## calculator
module calculator(
	input newkey,
	input [4:0] keycode,
	input clk,
	input rst,
	output reg [19:0] x,
	output reg led							 
	);
Size: roughly 1900 cells after synthesis, about 42 flip-flops, about 29 I/O pins.
clock: 6.12 ns
lec_check: 0
cap_margin: 20
core_margin: 2
core_utilization: 72
cts_cluster_diameter: 181
place_density_lb_addon: 0.01
slew_margin: 20
tns_end_percent: 5
run.sh (not shown) runs the stock make flow with config.mk's settings and CLKGATE_MAP_FILE=.
The first run reached the layout checks and failed them: negative setup slack.
Edit:
Settings changed: CORE_UTILIZATION 72 to 17, CTS_CLUSTER_DIAMETER 181 to unset, PLACE_DENSITY_LB_ADDON 0.01 to unset, TNS_END_PERCENT 5 to unset.
Clock period 6.12 ns to 12.2 ns, I/O delays scaled along.
=> Now the flow completed without violations. Power fell by about 60%. Fmax drops by about 13%. Synthesized cell count is unchanged. Clock skew barely changes. Setup slack is better by 5.1 ns. Cell area fell by 5.5%. Die size grows to 4.1 times its value. Wire length drops by about 9%. Global-route usage decreases by 34 points. Core utilization falls by 67 points.

calculator again, from the RTL that the note above started with.
clock: 6.51 ns
lec_check: 0
abc_area: 1
cap_margin: 20
core_margin: 2
core_utilization: 59
cts_cluster_diameter: 371
cts_cluster_size: 100
slew_margin: 20
==> next run, changes <==
Settings changed: ABC_AREA 1 to not set, CORE_UTILIZATION 59 to 40, CTS_CLUSTER_DIAMETER 371 to not set, CTS_CLUSTER_SIZE 100 to not set.
Clock period 6.51 ns to 10.6 ns, I/O delays scaled along.
After rerunning:
- The changed run finished clean
- setup slack gains 2.7 ns
- maximum frequency drops by 18%
- cell count decreases by 19%
- synthesized cell count drops by 24%
- wire length shrinks by 5.4%
- utilization shrinks by 24 points
- hold slack improved by 0.023 ns
- first-iteration DRC count came out lower by 8.8%
- clock power is lower by 32%
==> next run, changes <==
Settings changed: CORE_UTILIZATION 40 to 69, CTS_CLUSTER_DIAMETER set to 40.
Clock period 10.6 ns to 6.5 ns, I/O delays scaled along.
Now the flow produced a layout that fails on setup timing.
Non-clock buffer count grows by 208.
Count of clock-buffer cells in the layout stays the same.
Final area came out higher by 8.9%.
Power came out higher by about 80%.
Cell count is about the same.
Utilization rises by 38 points.
Global-route usage climbs by 17 points.
Wire length rose by 2.1%.
Critical path depth came out higher by 1.
==> next run, changes <==
Settings changed: CORE_UTILIZATION 69 to 59, CTS_CLUSTER_DIAMETER 40 to not set.
Clock period 6.5 ns to 7.87 ns, I/O delays scaled along.
The new run ran to the end with no violations. Power fell by a quarter to a third. Non-clock buffer count fell by 181. Register-to-register slack improves by 0.75 ns. Sequential cell count does not change. Global-route usage fell by 5.4 points. Clock skew stays flat. Wire length goes down slightly. Via count is lower by a little under a tenth.

The RTL this note starts from:
==> flow/design.v <==
module calculator(
	input newkey,
	input [4:0] keycode,
	input clk,
	input rst,
	output reg [19:0] x,
	output reg led							 
	);
	localparam PLUS = 1'd0;					 
	localparam TIMES = 1'd1;				 
	localparam CLEAR20 = 20'd0;				 
	localparam CLEAR2 = 2'd0;				 
	localparam CLEAR1 = 1'd0;				 
	reg [19:0] y;
	reg op;
	reg [19:0] nextX;
	reg [19:0] nextY;
	reg nextOp;
	reg nextLED;
	reg [2:0] select;
	wire [19:0] sum;
	wire [19:0] product;
	wire [19:0] result;
	wire [19:0] ovp;						 
	wire ovs;								 
	always @ (posedge clk)
		begin
			if (rst)
				begin
					x <= CLEAR20;
					y <= CLEAR20;
					op <= CLEAR1;
					led <= CLEAR1;
				end
			else
				begin
					x <= nextX;
					y <= nextY;
					op <= nextOp;
					led <= nextLED;
				end
		end
  always @ (select, x, y, op, led, result, ovp, ovs, keycode)
		case(select)
			3'd0:						 
				begin
              		nextX = x;
					nextY = y;
					nextOp = op;
					nextLED = led;
				end
			3'd1:						 
				begin
              		nextX = CLEAR20;
					nextY = x;
					nextOp = PLUS;
					nextLED = CLEAR1;
				end
			3'd2:						 
				begin
              		nextX = CLEAR20;
					nextY = x;
					nextOp = TIMES;
					nextLED = CLEAR1;
				end
			3'd3:						 
				begin
              		nextX = result;
					nextY = y;
					nextOp = op;
					nextLED = op ? (ovp != 0) : ovs;
				end	
			3'd4:						 
				begin
              		nextX = CLEAR20;
					nextY = CLEAR20;
					nextOp = CLEAR1;				 
					nextLED = CLEAR1;
				end
			3'd7:						 
				begin
              		nextX = {x[15:0],keycode[3:0]};	 
					nextY = y;
					nextOp = op;
					nextLED = CLEAR1;
				end
			default:					 
				begin
              		nextX = x;
					nextY = y;
					nextOp = op;
					nextLED = led;
				end
		endcase
	always @ (newkey, keycode)
		begin
			if(!newkey)	select <= 3'd0;				 
			else if(keycode[4]) select <= 3'd7;		 
			else select <= keycode[2:0];			 
		end
	assign result = op ? product : sum;				 
	assign {ovp, product} = x * y;					 
	assign {ovs, sum} = x + y;						 
endmodule	
clock: 13.3 ns
lec_check: 0
abc_area: 1
cap_margin: 20
core_aspect_ratio: 1.42
core_margin: 2
core_utilization: 63
cts_cluster_diameter: 333
cts_cluster_size: 98
hold_slack_margin: 0.12
max_routing_layer: met4
min_routing_layer: met1
place_density: 0.35
setup_slack_margin: 0.05
slew_margin: 15
tns_end_percent: 40
==> next run, changes <==
Settings changed: ABC_AREA 1 to default, CELL_PAD_IN_SITES_DETAIL_PLACEMENT from default to 2, CELL_PAD_IN_SITES_GLOBAL_PLACEMENT from default to 3, CORE_MARGIN 2 to 10, CORE_UTILIZATION 63 to 33, CTS_CLUSTER_SIZE 98 to 31, GPL_ROUTABILITY_DRIVEN from default to 1, MAX_ROUTING_LAYER met4 to met5, PLACE_DENSITY 0.35 to default, SETUP_SLACK_MARGIN 0.05 to 3.13, TNS_END_PERCENT 40 to 95.
Result: Synthesized cell count is lower by 24%. Utilization is lower by 31 points. Wire length is higher by 21%. Total power is lower by 9.4%. Design area is lower by 3.6%. Non-clock buffer count is higher by 10. Setup slack gets worse by 0.75 ns.
==> next run, changes <==
Settings changed: CELL_PAD_IN_SITES_DETAIL_PLACEMENT 2 to default, CELL_PAD_IN_SITES_GLOBAL_PLACEMENT 3 to default, CORE_MARGIN 10 to 2, CORE_UTILIZATION 33 to 66, CTS_CLUSTER_SIZE 31 to default, GPL_ROUTABILITY_DRIVEN 1 to default, HOLD_SLACK_MARGIN 0.12 to -0.09, MAX_ROUTING_LAYER met5 to met4, SETUP_SLACK_MARGIN 3.13 to 1.23, TNS_END_PERCENT 95 to 40.
Clock period 13.3 ns to 7.13 ns, I/O delays scaled along.
Effect: The new run produced a clean layout. Worst hold slack improves by 0.081 ns. Via count increases by a few percent. Final area increases by a few percent. Routed wire length decreases by about a fifth. Global-route usage increases by 19 points.
==> next run, changes <==
Settings changed: ABC_AREA from default to 1, CORE_ASPECT_RATIO 1.42 to 0.5, CORE_UTILIZATION 66 to 63, CTS_CLUSTER_SIZE from default to 98, HOLD_SLACK_MARGIN -0.09 to 0.12, PLACE_DENSITY from default to 0.35, SETUP_SLACK_MARGIN 1.23 to 3.1.
Clock period 7.13 ns to 13.3 ns, I/O delays scaled along.
Register-to-register slack improved by 5.6 ns.
Count of clock-buffer cells in the layout stays the same.
Clock power decreases by about 46%.
Final cell count goes up by about 24%.
Non-clock buffer count decreases by 109.
Maximum frequency goes down by about 7%.

// calculator: RTL as listed in full above, without the edits since
==> flow/config.mk <==
export PLATFORM = sky130hd
export DESIGN_NAME = calculator
export DESIGN_NICKNAME = calculator
export VERILOG_FILES = /design/flow/design.v
export SDC_FILE = /design/flow/constraint.sdc
export NUM_CORES = 4
export LEC_CHECK = 0
export ABC_AREA = 1
export CAP_MARGIN = 20
export CELL_PAD_IN_SITES_GLOBAL_PLACEMENT = 3
export CORE_MARGIN = 2
export CORE_UTILIZATION = 29
export CTS_CLUSTER_DIAMETER = 307
export CTS_CLUSTER_SIZE = 98
export HOLD_SLACK_MARGIN = -0.07
export PLACE_DENSITY_LB_ADDON = 0.05
export SLEW_MARGIN = 20
export TNS_END_PERCENT = 15
==> flow/constraint.sdc <==
create_clock -name core_clock -period 10.0 [get_ports {clk}]
set_input_delay 2.0000 -clock core_clock [delete_from_list [all_inputs] [get_ports {clk}]]
set_output_delay 2.0000 -clock core_clock [all_outputs]
set_load 0.01 [all_outputs]
Edit:
- ABC_AREA: 1 -> default
- CELL_PAD_IN_SITES_GLOBAL_PLACEMENT: 3 -> default
- CORE_UTILIZATION: 29 -> 72
- CTS_CLUSTER_DIAMETER: 307 -> default
- CTS_CLUSTER_SIZE: 98 -> default
- HOLD_SLACK_MARGIN: -0.07 -> default
- PLACE_DENSITY_LB_ADDON: 0.05 -> default
- TNS_END_PERCENT: 15 -> default
- clock period: 10.0 -> 12.2 ns (I/O delays scaled with it)
What happened: The changed run completed with no timing, DRC or antenna violations; sequential share of layout area climbs by 0.46 points; setup slack improved by 1600 ps; area after synthesis shrinks by 5.8%; clock power came out lower by 26%; die size came out lower by 61%.
Edit:
- PLACE_DENSITY: default -> 0.38
- SETUP_SLACK_MARGIN: default -> 1.49
- clock period: 12.2 -> 7.12 ns (I/O delays scaled with it)
Result: The changed run finished clean. Total power climbs by well over a third. Cell area climbs by roughly a tenth. Routed wire length climbs by about a fifth. Sequential power climbs by well over a third. Non-clock buffer count climbs by 142. Die area stays the same.
Edit:
- ABC_AREA: default -> 1
- CTS_CLUSTER_DIAMETER: default -> 162
Die area is higher by 5.9%; via count grows by 17%; wire length went up by 12%; count of clock-buffer cells in the layout is unchanged; synthesized area increases by 6.1%; global-route usage is higher by 2.0 points; total power climbs by 16%; final cell count grows by 28%.

// calculator: RTL as listed in full above, without the edits since
Settings: LEC_CHECK=0, CAP_MARGIN=20, CORE_MARGIN=2, CORE_UTILIZATION=65, SLEW_MARGIN=20; clock period 5.94 ns.
The first run reached the layout checks and failed them: negative setup slack.
Change:
Settings changed: CORE_UTILIZATION 65 to 72, PLACE_DENSITY set to 0.35.
Clock period 5.94 ns to 6.49 ns, I/O delays scaled along.
What happened:
- The new run finished but failed the layout checks on negative setup slack
- core utilization goes up by 5.4 points
- routed wire length rose by roughly a tenth
- first-iteration DRC count grows by well over a third
- via count rises by a few percent
- total power shrinks by a few percent
- design area is lower by a few percent
- final cell count fell by a few percent
- worst setup slack improved by 0.40 ns
- global-route usage came out higher by 7.9 points
- sequential power falls by a few percent
- non-clock buffer count goes down by 46
Change:
Settings changed: PLACE_DENSITY 0.35 to 0.38, SETUP_SLACK_MARGIN set to 0.37, TNS_END_PERCENT set to 5.
Clock period 6.49 ns to 5.61 ns, I/O delays scaled along.
=> The new run ran to the end with violations: negative setup slack; total power rises by 16%; register-to-register slack is worse by 0.76 ns; die size stays the same; non-clock buffer count rises by 36; area after synthesis stays the same; worst hold slack is better by 0.010 ns.
Change:
Settings changed: CORE_UTILIZATION 72 to 40, PLACE_DENSITY 0.38 to not set, SETUP_SLACK_MARGIN 0.37 to not set, TNS_END_PERCENT 5 to not set.
Clock period 5.61 ns to 7.87 ns, I/O delays scaled along.
The new run finished clean.
Maximum frequency goes down by 11%.
Clock-buffer cell count stays the same.
Via count goes down by 12%.
No activity file was given, so power comes from the tool's default toggle rates.
